== try-quartz ==
==> flow/design.v (excerpt) <==
module sd_encr_device (
    input wire clk,                     
    input wire rst,                     
    input wire start,                   
    input wire rw_flag,                 
    output wire done,                   
    output wire sd_clk,
    output wire sd_cs_n,
    output wire sd_mosi,
    input  wire sd_miso,
    input wire key_rw,                  
    input wire key_sel,                 
    input wire [511:0] key_data_in,     
    output wire [511:0] key_data_out    
);
make LEC_CHECK=0 CAP_MARGIN=20 CORE_ASPECT_RATIO=0.71 CORE_MARGIN=2 CORE_UTILIZATION=72 CTS_CLUSTER_DIAMETER=41 CTS_CLUSTER_SIZE=14 PLACE_DENSITY_LB_ADDON=0.04 SETUP_SLACK_MARGIN=1.11 SLEW_MARGIN=20 finish   # period 3.91 ns
run.sh (not shown) runs the stock make flow with config.mk's settings and CLKGATE_MAP_FILE=.
Every stage of the flow completed for try-quartz, and the final layout passed the timing, DRC and antenna checks.
Setup changes, try-quartz to try-delta
Settings: clearing SETUP_SLACK_MARGIN, which used to be 1.11; clearing CTS_CLUSTER_DIAMETER, which used to be 41; clearing CTS_CLUSTER_SIZE, which used to be 14; clearing PLACE_DENSITY_LB_ADDON, which used to be 0.04; swapping 72 for 57 in CORE_UTILIZATION; clearing CORE_ASPECT_RATIO, which used to be 0.71; swapping 3.91 for 4.41 in the clock period (ns, I/O delays scaled along).
==> results <==
- Any difference in cell area between try-delta and try-quartz is small enough to ignore.
- Overall chip area on try-delta is behind try-quartz.
- For wire length of the first global-routing pass, dividing the value from try-quartz by the value from try-delta gives 1.07.
- From try-quartz to try-delta the numbers moved as follows: count of filler cells inserted in the layout went up 9414; routed wire length shows a reduction of 7.4%; worst setup slack lower.
- When try-delta is set beside try-quartz, its total power turns out to be about 7% smaller.
- For number of buffers other than clock buffers in the final layout, dividing the value from try-quartz by the value from try-delta gives 1.11.
- Count of routing violations after the opening detailed-route iteration, try-quartz and try-delta: lower on try-delta
Edits applied to the flow inputs when going from try-delta to try-indigo:
Settings: CORE_UTILIZATION changed from 57 to 45; PLACE_DENSITY_LB_ADDON newly set to 0.2; the clock period (ns, I/O delays scaled along) changed from 4.41 to 7.04.
## What came out
| power | try-indigo vs try-delta | about 36% lower |. In try-indigo relative to try-delta, placer congestion estimate had gone down by a few percent. Taking try-delta as the reference, in try-indigo instance area after placement comparable; reported leakage power shrank by 0.73%.
Relative to try-indigo, the following input files were edited for try-onyx:
Settings: a change of CORE_UTILIZATION from 45 to 58; a deleted PLACE_DENSITY_LB_ADDON that had been 0.2; an added SETUP_SLACK_MARGIN of -0.57; a change of the clock period (ns, I/O delays scaled along) from 7.04 to 5.77.
Findings:
Going from try-indigo to try-onyx, die area shrinks by about 22%. From try-indigo to try-onyx the numbers moved as follows: worst setup slack went down by 0.78 ns; number of instances in the placed design went down by 935; sequential fraction of design power went up by 0.7 points; die height went down by 67 microns; total half-perimeter wirelength after legalization and detailed placement went down by about 5%. Comparing try-onyx and try-indigo, met2 track demand over resource is lower on try-indigo. try-onyx -> try-indigo: worst hold slack flat.

========
== north ==
sd_encr_device again, from the RTL that the note above started with.
make LEC_CHECK=0 CAP_MARGIN=20 CORE_MARGIN=2 CORE_UTILIZATION=45 PLACE_DENSITY_LB_ADDON=0.2 SLEW_MARGIN=20 finish   # period 9.56 ns
Edits applied to the flow inputs when going from north to south:
Settings: CTS_CLUSTER_SIZE newly set to 14; PLACE_DENSITY_LB_ADDON removed (was 0.2); SETUP_SLACK_MARGIN newly set to 0.89; CORE_UTILIZATION changed from 45 to 70; the clock period (ns, I/O delays scaled along) changed from 9.56 to 3.91.
--- outcome ---
- south ended with every stage complete and zero timing, DRC or antenna violations.
- On number of clock buffers in the layout, the lower figure sits with south, not north.
- Against north, number of fill cells in south fell by more than half.
- south: sequential cell area share lower than north
- The starting DRC count in detailed routing of south was inferior to that of north.
- The count of TritonRoute iterations in the first routing pass of south is higher than that of north.
- Multi-input combinational area share: south > north
- Comparing north against south, there is no change at all in proportion of register bits with asynchronous set or reset after synthesis.
- When south is measured against north, its wire length of the first global-routing pass turns out 22,000 µm higher.
- Simple-gate portion of the synthesized area of south is on par with north.
Input changes introduced in east (baseline for comparison: south):
Settings: CTS_CLUSTER_SIZE no longer set, was 14; CORE_UTILIZATION now 45, was 70; PLACE_DENSITY_LB_ADDON now 0.2, previously not set; SETUP_SLACK_MARGIN no longer set, was 0.89; the clock period (ns, I/O delays scaled along) now 10.0, was 3.91.
Results
Looking only at global-route usage, and setting everything else aside, the higher value of east and south goes to south. NOTE area used by multi-input combinational logic south->east decreased by a few percent. Cell total after placement up 1,318 in east wrt south. On post-CTS setup-driven buffer insertion count: between east and south, it ends up higher for south. Changes observed in east relative to south: number of antenna violations at the first check in global routing went up; number of gates resized after cts down 146; total power density per cell area dropped 290 mW/mm²; critical path required time higher; utilization now sits lower. Diff south..east | sequential share of layout area | negligible. The I/O pin total on south is in line with that on east.
The inputs of west differ from those of east as listed below.
Settings: TNS_END_PERCENT now 35, previously not set; PLACE_DENSITY_LB_ADDON now 0.21, was 0.2; SLEW_MARGIN now 40, was 20; CORE_MARGIN now 6, was 2.
Findings:
Per the comparison of west with east, synthesized cell count about even; buffer count excluding the clock tree in the final layout rose about 3.2%; number of buffers on the longest clock path about even; cell count along the critical path fell 1. In west the total power turned out about 1.1% lower than in east. Going from east to west, sequential share of layout area shrinks by 0.21 points. The final layout from west, which completed every stage, passed the timing, DRC and antenna checks at the end of the flow. In the tables for west and east, buffering stage count on the worst path with inverters included reads higher with east. east → west: period utilization down 5.8 points, final wirelength up about 1.2%.
diff inputs: west => middle
Settings: setting CTS_CLUSTER_SIZE to 43 for the first time; removing TNS_END_PERCENT (formerly 35); changing CORE_MARGIN from 6 to 2; changing CORE_UTILIZATION from 45 to 70; changing SLEW_MARGIN from 40 to 20; removing PLACE_DENSITY_LB_ADDON (formerly 0.21); changing the clock period (ns, I/O delays scaled along) from 10.0 to 4.77.
[summary]
Routed wire length, middle vs west: down slightly
Re vertical extent of the die: middle is about 20% down on west.
Going from west to middle, full die area -37%; count of non-filler cells in the finished layout -about 9%; worst slew margin relative to its limit -22 points.
west → middle: worst hold slack decreased by 3.2 ps relative to the old numbers, worst-case setup margin in the final layout fell by 3400 ps, detailed-route wire length on metal 1 dropped 13%, utilization of the core after routing rose by 28 points, count of TritonRoute iterations in the first routing pass went up.
The final instance area reported for middle is smaller than that of west by 1.9%.

========
Starting RTL as in the previous note.
// sd_encr_device
module sd_encr_device (
    input wire clk,                     
    input wire rst,                     
    input wire start,                   
    input wire rw_flag,                 
    output wire done,                   
    output wire sd_clk,
    output wire sd_cs_n,
    output wire sd_mosi,
    input  wire sd_miso,
    input wire key_rw,                  
    input wire key_sel,                 
    input wire [511:0] key_data_in,     
    output wire [511:0] key_data_out    
);
clock: 8.11 ns
lec_check: 0
cap_margin: 20
core_margin: 2
core_utilization: 53
hold_slack_margin: 0.29
setup_slack_margin: 1.43
slew_margin: 20
tns_end_percent: 5
Change:
--- a/flow/config.mk
+++ b/flow/config.mk
@@ -7,8 +7,11 @@
 export LEC_CHECK = 0
 export CAP_MARGIN = 20
+export CORE_ASPECT_RATIO = 0.71
 export CORE_MARGIN = 2
-export CORE_UTILIZATION = 53
+export CORE_UTILIZATION = 72
+export CTS_CLUSTER_DIAMETER = 376
+export CTS_CLUSTER_SIZE = 14
 export HOLD_SLACK_MARGIN = 0.29
-export SETUP_SLACK_MARGIN = 1.43
+export PLACE_DENSITY = 0.37
+export SETUP_SLACK_MARGIN = 1.12
 export SLEW_MARGIN = 20
-export TNS_END_PERCENT = 5
==> flow/constraint.sdc (replaced) <==
create_clock -name core_clock -period 3.92 [get_ports {clk}]
set_input_delay 0.7840 -clock core_clock [delete_from_list [all_inputs] [get_ports {clk}]]
set_output_delay 0.7840 -clock core_clock [all_outputs]
set_load 0.01 [all_outputs]
After rerunning: The new run ran to the end with no violations; routed wire length went up by roughly a tenth; maximum frequency went up by well over a third; hold slack loses 19 ps; combinational power went up by well over a third; count of clock-buffer cells in the layout went down by 28.
Change:
==> flow/config.mk (replaced) <==
export PLATFORM = sky130hd
export DESIGN_NAME = sd_encr_device
export DESIGN_NICKNAME = sd_encr_device
export VERILOG_FILES = /design/flow/design.v
export SDC_FILE = /design/flow/constraint.sdc
export NUM_CORES = 4
export LEC_CHECK = 0
export CAP_MARGIN = 20
export CORE_MARGIN = 2
export CORE_UTILIZATION = 57
export SLEW_MARGIN = 20
==> flow/constraint.sdc (replaced) <==
create_clock -name core_clock -period 4.54 [get_ports {clk}]
set_input_delay 0.9080 -clock core_clock [delete_from_list [all_inputs] [get_ports {clk}]]
set_output_delay 0.9080 -clock core_clock [all_outputs]
set_load 0.01 [all_outputs]
Effect: Synthesized cell count stays the same. Power falls by 5.8%. Wire length falls by 10%. Worst setup slack loses 320 ps. Cell count rises by 4.2%. Clock skew rises by 26 ps. Sequential cell count is unchanged. Worst hold slack loses 48 ps. Critical path depth falls by 2. Sequential power falls by 14%. Via count falls by 8.8%.
Change:
--- a/flow/config.mk
+++ b/flow/config.mk
@@ -8,4 +8,5 @@
 export CAP_MARGIN = 20
 export CORE_MARGIN = 2
-export CORE_UTILIZATION = 57
+export CORE_UTILIZATION = 37
+export PLACE_DENSITY_LB_ADDON = 0.2
 export SLEW_MARGIN = 20
==> flow/constraint.sdc (replaced) <==
create_clock -name core_clock -period 7.04 [get_ports {clk}]
set_input_delay 1.4080 -clock core_clock [delete_from_list [all_inputs] [get_ports {clk}]]
set_output_delay 1.4080 -clock core_clock [all_outputs]
set_load 0.01 [all_outputs]
What happened: Die area rose by 54%; via count shrinks by 1.4%; hold slack improves by 66 ps.

========
sd_encr_device again, from the RTL that the note above started with.
Settings: LEC_CHECK=0, CAP_MARGIN=20, CORE_ASPECT_RATIO=0.71, CORE_MARGIN=2, CORE_UTILIZATION=72, CTS_CLUSTER_DIAMETER=381, CTS_CLUSTER_SIZE=14, MAX_ROUTING_LAYER=met4, PLACE_DENSITY_LB_ADDON=0.0, SETUP_SLACK_MARGIN=1.11, SLEW_MARGIN=20, TNS_END_PERCENT=5; clock period 3.91 ns.
==> next run, changes <==
Settings changed: CORE_ASPECT_RATIO 0.71 to default, CORE_UTILIZATION 72 to 58, CTS_CLUSTER_DIAMETER 381 to default, CTS_CLUSTER_SIZE 14 to default, MAX_ROUTING_LAYER met4 to default, PLACE_DENSITY_LB_ADDON 0.0 to default, SETUP_SLACK_MARGIN 1.11 to -0.57.
Clock period 3.91 ns to 8.11 ns, I/O delays scaled along.
- wire length is lower by 8.6%
- worst setup slack is better by 2.0 ns
- via count is lower by 7.1%
==> next run, changes <==
Settings changed: CORE_UTILIZATION 58 to 72, CTS_CLUSTER_SIZE from default to 14, PLACE_DENSITY_LB_ADDON from default to 0.0, SETUP_SLACK_MARGIN -0.57 to 1.11, TNS_END_PERCENT 5 to default.
Clock period 8.11 ns to 3.91 ns, I/O delays scaled along.
Result:
- die size is lower by about 20%
- clock skew climbs by 0.0091 ns
- hold slack is worse by 0.17 ns
- synthesized cell count is unchanged
- power increases by 110%
- setup slack loses 2.0 ns
- clock power came out higher by about 100%
- sequential share of layout area came out lower by 1.1 points
- clock-buffer cell count fell by 41
==> next run, changes <==
Settings changed: CORE_ASPECT_RATIO from default to 0.71, CTS_CLUSTER_DIAMETER from default to 376, SETUP_SLACK_MARGIN 1.11 to 1.12.
Clock period 3.91 ns to 3.92 ns, I/O delays scaled along.
Setup slack is better by 0.14 ns. Die area hardly moves. Sequential share of layout area increases by 0.85 points. Total power shrinks by 8.7%. Via count drops by 2.8%.
==> next run, changes <==
Settings changed: CORE_ASPECT_RATIO 0.71 to default, CTS_CLUSTER_DIAMETER 376 to default.
Outcome: Clock-buffer cell count went up by 15; wire length went up by 6.2%; register-to-register slack got worse by 0.14 ns; non-clock buffer count went down by 26; worst setup slack got worse by 0.14 ns; final area went up by 1.2%.
Power and IR drop assume default switching activity.
